Setup of build 18:
Design FFT, start of the top module:
module FFT(
    input                   clk,
    input                   rst_n,
    input                   valid_i,
    input signed [10:0]      x_r,
    output                  finish,
    output signed [16:0]    answer
);
    wire [0:3] valid_o_bus;
    wire [13:0] data_r_bus_1, data_i_bus_1;
    wire [14:0] data_r_bus_2, data_i_bus_2;
    wire [15:0] data_r_bus_3, data_i_bus_3;
    wire [16:0] data_r_bus_4, data_i_bus_4;
    wire [16:0] X_r, X_i;
    wire         done;
    STAGE1 stg1(
        .clk(clk),
        .rst_n(rst_n),
        .valid_i(valid_i),
        .data_in_r(x_r),
        .data_in_i(11'd0),
        .valid_o(valid_o_bus[0]),
        .data_out_r(data_r_bus_1),
        .data_out_i(data_i_bus_1)
    );
    STAGE2 stg2(
        .clk(clk),
        .rst_n(rst_n),
        .valid_i(valid_o_bus[0]),
        .data_in_r(data_r_bus_1),
        .data_in_i(data_i_bus_1),
        .valid_o(valid_o_bus[1]),
        .data_out_r(data_r_bus_2),
        .data_out_i(data_i_bus_2)
    );
    STAGE3 stg3(
        .clk(clk),
        .rst_n(rst_n),
        .valid_i(valid_o_bus[1]),
        .data_in_r(data_r_bus_2),
        .data_in_i(data_i_bus_2),
        .valid_o(valid_o_bus[2]),
        .data_out_r(data_r_bus_3),
        .data_out_i(data_i_bus_3)
    );
    STAGE4 stg4(
        .clk(clk),
        .rst_n(rst_n),
        .valid_i(valid_o_bus[2]),
        .data_in_r(data_r_bus_3),
        .data_in_i(data_i_bus_3),
        .valid_o(valid_o_bus[3]),
        .data_out_r(data_r_bus_4),
        .data_out_i(data_i_bus_4)
    );
    STAGE5 stg5(
        .clk(clk),
        .rst_n(rst_n),
        .valid_i(valid_o_bus[3]),
        .data_in_r(data_r_bus_4),
        .data_in_i(data_i_bus_4),
        .valid_o(done),
  ...
Size in the first run: ~15,000 cells after synthesis, ~0.14 mm2 of cells after synthesis.
Settings: LEC_CHECK=0, ABC_AREA=1, CAP_MARGIN=10, CELL_PAD_IN_SITES_GLOBAL_PLACEMENT=2, CORE_MARGIN=3, CORE_UTILIZATION=42, CTS_CLUSTER_DIAMETER=110, GPL_ROUTABILITY_DRIVEN=0, GPL_TIMING_DRIVEN=1, MIN_ROUTING_LAYER=met1, PLACE_DENSITY_LB_ADDON=0.03, SETUP_SLACK_MARGIN=0.11, SLEW_MARGIN=40; clock period 8.33 ns.
run.sh (not shown) runs the stock make flow with config.mk's settings and CLKGATE_MAP_FILE=.
Changes in build 5 relative to build 18:
- swapping 42 for 70 in CORE_UTILIZATION
- clearing GPL_ROUTABILITY_DRIVEN, which used to be 0
- clearing ABC_AREA, which used to be 1
- clearing CTS_CLUSTER_DIAMETER, which used to be 110
- clearing SETUP_SLACK_MARGIN, which used to be 0.11
- clearing GPL_TIMING_DRIVEN, which used to be 1
- swapping 40 for 20 in SLEW_MARGIN
- swapping 10 for 20 in CAP_MARGIN
- clearing MIN_ROUTING_LAYER, which used to be met1
- putting CORE_ASPECT_RATIO at 0.71 where nothing was set
- swapping 3 for 2 in CORE_MARGIN
- clearing PLACE_DENSITY_LB_ADDON, which used to be 0.03
- putting CTS_CLUSTER_SIZE at 35 where nothing was set
- clearing CELL_PAD_IN_SITES_GLOBAL_PLACEMENT, which used to be 2
- swapping 8.33 for 5.9 in the clock period (ns, I/O delays scaled along)
### Flow results
Final cell utilization of the core delta for build 5 relative to build 18: 37 points higher
Min complex-gate fraction of the synthesized area across build 5 and build 18: build 18
Compared to build 18, build 5 has period utilization 36 points higher.
In build 5 the implementation ran to completion but is not tape-out ready, as the final checks report negative setup slack.
The cell with the biggest individual delay on the critical path comes out sky130_fd_sc_hd__fa_1 in one run and sky130_fd_sc_hd__inv_1 in the other, namely in build 5 and build 18 respectively.
For fraction of registers with async set/reset, build 18 and build 5 come out practically identical.
Input-level comparison between build 30 and build 5:
- clearing CTS_CLUSTER_SIZE, which used to be 35
- clearing CORE_ASPECT_RATIO, which used to be 0.71
- swapping 70 for 40 in CORE_UTILIZATION
- swapping 5.9 for 4.88 in the clock period (ns, I/O delays scaled along)
[summary]
[flow] build 30 | stages: complete | final checks: fail | reason: negative setup slack. Delta (build 30 minus build 5): die size now sits higher, global-route usage over all layers fell 26 points, worst path setup slack after routing down 730 ps, highest fanout seen on the critical path down 1.
### build 30 -> build 19
- TNS_END_PERCENT newly set to 40
- CORE_MARGIN changed from 2 to 4
- CTS_CLUSTER_DIAMETER newly set to 97
- MAX_ROUTING_LAYER newly set to met4
- SLEW_MARGIN changed from 20 to 5
- the clock period (ns, I/O delays scaled along) changed from 4.88 to 12.8
--- outcome ---
Build 19 finished every step from synthesis to the final layout, and the layout passed the timing, DRC and antenna checks. Across both runs, data arrival time of the worst path was higher for build 19 than for build 30. The flip-flop and latch area on build 19 is in line with that on build 30. The run with more routed wire is build 30, not build 19.
diff inputs: build 19 => build 26
- swapping 40 for 70 in CORE_UTILIZATION
- clearing MAX_ROUTING_LAYER, which used to be met4
- clearing CTS_CLUSTER_DIAMETER, which used to be 97
- putting SETUP_SLACK_MARGIN at 0.11 where nothing was set
- swapping 5 for 40 in SLEW_MARGIN
- putting GPL_ROUTABILITY_DRIVEN at 0 where nothing was set
- putting ABC_AREA at 0 where nothing was set
- putting MIN_ROUTING_LAYER at met1 where nothing was set
- swapping 4 for 2 in CORE_MARGIN
- clearing TNS_END_PERCENT, which used to be 40
- putting PLACE_DENSITY_LB_ADDON at 0.03 where nothing was set
- putting CTS_CLUSTER_SIZE at 30 where nothing was set
- swapping 12.8 for 6.75 in the clock period (ns, I/O delays scaled along)
--- outcome ---
Status build 26: flow complete, layout not clean - negative setup slack
Build 19 reached the end of the flow, and the finished layout is clean on the timing, DRC and antenna checks.
Row CTS buffer count: build 26 lower / build 19 higher
Total power is higher on build 26
Portion of the layout cell area used by clock cells for build 26 is lower than for build 19.

---

Starting RTL as in the previous note.
Settings: LEC_CHECK=0, CAP_MARGIN=25, CORE_MARGIN=2, CORE_UTILIZATION=40, SLEW_MARGIN=15; clock period 10.0 ns.
Edit:
CAP_MARGIN = 20   (was 25)
CORE_UTILIZATION = 70   (was 40)
CTS_CLUSTER_SIZE = 14   (was not set)
SLEW_MARGIN = 20   (was 15)
clock period = 7.35 ns   (was 10.0 ns; I/O delays follow)
=>
- This time the run completed and failed the layout checks on negative setup slack
- via count goes up by roughly a tenth
- design area stays flat
- synthesized cell count is unchanged
- clock-buffer cell count is lower by 31
- routed wire length climbs by a little under a tenth
- area after synthesis stays the same
- power went up by a quarter to a third
- setup slack gets worse by 1.4 ns
Edit:
ABC_AREA = 1   (was not set)
CORE_UTILIZATION = 72   (was 70)
CTS_CLUSTER_DIAMETER = 387   (was not set)
CTS_CLUSTER_SIZE = 91   (was 14)
PLACE_DENSITY = 0.37   (was not set)
clock period = 5.09 ns   (was 7.35 ns; I/O delays follow)
The new run aborted during global routing (GRT-0232).
Area after synthesis rises by 3.4%.
Die size rises by 0.48%.
Synthesized cell count rises by about 17%.

---

FFT again, from the RTL that the note above started with.
clock: 6.72 ns
lec_check: 0
abc_area: 0
cap_margin: 20
core_margin: 2
core_utilization: 70
cts_cluster_size: 14
gpl_routability_driven: 0
min_routing_layer: met1
place_density_lb_addon: 0.03
setup_slack_margin: 0.11
slew_margin: 40
The baseline produced a layout that fails on negative setup slack.
Change:
--- a/flow/config.mk
+++ b/flow/config.mk
@@ -10,5 +10,5 @@
 export CORE_MARGIN = 2
-export CORE_UTILIZATION = 70
+export CORE_UTILIZATION = 72
 export CTS_CLUSTER_SIZE = 14
-export GPL_ROUTABILITY_DRIVEN = 0
+export GPL_ROUTABILITY_DRIVEN = 1
 export MIN_ROUTING_LAYER = met1
==> flow/constraint.sdc (replaced) <==
create_clock -name core_clock -period 6.39 [get_ports {clk}]
set_input_delay 1.2780 -clock core_clock [delete_from_list [all_inputs] [get_ports {clk}]]
set_output_delay 1.2780 -clock core_clock [all_outputs]
set_load 0.01 [all_outputs]
With this change the flow never finished: it broke off in 5_1_grt, error GRT-0232.
Die area went down by 2.8%.
Synthesized cell count stays the same.
Synthesized area is unchanged.
Change:
==> flow/config.mk (replaced) <==
export PLATFORM = sky130hd
export DESIGN_NAME = FFT
export DESIGN_NICKNAME = FFT
export VERILOG_FILES = /design/flow/design.v
export SDC_FILE = /design/flow/constraint.sdc
export NUM_CORES = 4
export LEC_CHECK = 0
export CAP_MARGIN = 20
export CORE_MARGIN = 2
export CORE_UTILIZATION = 40
export CTS_CLUSTER_DIAMETER = 97
export MAX_ROUTING_LAYER = met4
export SLEW_MARGIN = 5
==> flow/constraint.sdc (replaced) <==
create_clock -name core_clock -period 10.0 [get_ports {clk}]
set_input_delay 2.0000 -clock core_clock [delete_from_list [all_inputs] [get_ports {clk}]]
set_output_delay 2.0000 -clock core_clock [all_outputs]
set_load 0.01 [all_outputs]
What happened:
- This time the run produced a clean layout
- synthesized cell count is unchanged
- synthesized area is unchanged
- die size rises by 79%
Change:
--- a/flow/config.mk
+++ b/flow/config.mk
@@ -10,4 +10,3 @@
 export CORE_UTILIZATION = 40
-export CTS_CLUSTER_DIAMETER = 97
-export MAX_ROUTING_LAYER = met4
-export SLEW_MARGIN = 5
+export SETUP_SLACK_MARGIN = 0.99
+export SLEW_MARGIN = 20
==> flow/constraint.sdc (replaced) <==
create_clock -name core_clock -period 8.83 [get_ports {clk}]
set_input_delay 1.7660 -clock core_clock [delete_from_list [all_inputs] [get_ports {clk}]]
set_output_delay 1.7660 -clock core_clock [all_outputs]
set_load 0.01 [all_outputs]
Effect: The changed run went through all stages and came out clean. Final cell count stays flat. Sequential share of layout area stays flat. Setup slack loses 0.40 ns. Die area does not change. Utilization hardly moves. Synthesized area is unchanged. Clock power goes up by about 8%. Via count goes down by 0.34%.
Change:
--- a/flow/config.mk
+++ b/flow/config.mk
@@ -9,4 +9,3 @@
 export CORE_MARGIN = 2
-export CORE_UTILIZATION = 40
-export SETUP_SLACK_MARGIN = 0.99
+export CORE_UTILIZATION = 29
 export SLEW_MARGIN = 20
==> flow/constraint.sdc (replaced) <==
create_clock -name core_clock -period 13.8 [get_ports {clk}]
set_input_delay 2.7600 -clock core_clock [delete_from_list [all_inputs] [get_ports {clk}]]
set_output_delay 2.7600 -clock core_clock [all_outputs]
set_load 0.01 [all_outputs]
The changed run passed the timing, DRC and antenna checks; setup slack improved by 3.3 ns; routed wire length came out lower slightly; die area came out higher by well over a third; synthesized cell count stays the same.
Change:
--- a/flow/config.mk
+++ b/flow/config.mk
@@ -8,4 +8,8 @@
 export CAP_MARGIN = 20
+export CELL_PAD_IN_SITES_GLOBAL_PLACEMENT = 1
 export CORE_MARGIN = 2
-export CORE_UTILIZATION = 29
-export SLEW_MARGIN = 20
+export CORE_UTILIZATION = 22
+export GPL_ROUTABILITY_DRIVEN = 1
+export MIN_ROUTING_LAYER = met2
+export PLACE_DENSITY = 0.36
+export SLEW_MARGIN = 35
==> flow/constraint.sdc (replaced) <==
create_clock -name core_clock -period 15.0 [get_ports {clk}]
set_input_delay 3.0000 -clock core_clock [delete_from_list [all_inputs] [get_ports {clk}]]
set_output_delay 3.0000 -clock core_clock [all_outputs]
set_load 0.01 [all_outputs]
=> The changed run finished with timing, DRC and antenna clean. Total power shrinks by 0.33%. Utilization decreases by 7.0 points. Global-route usage grows by 10 points. Routed wire length goes up by 42%. Via count came out higher by about 40%. Combinational power goes up by about 8%. Clock-buffer cell count rises by 91. Worst setup slack is better by 0.91 ns. First-iteration DRC count rose by 120%.
Power figures rest on the tool's default switching activity, not on a simulated workload.
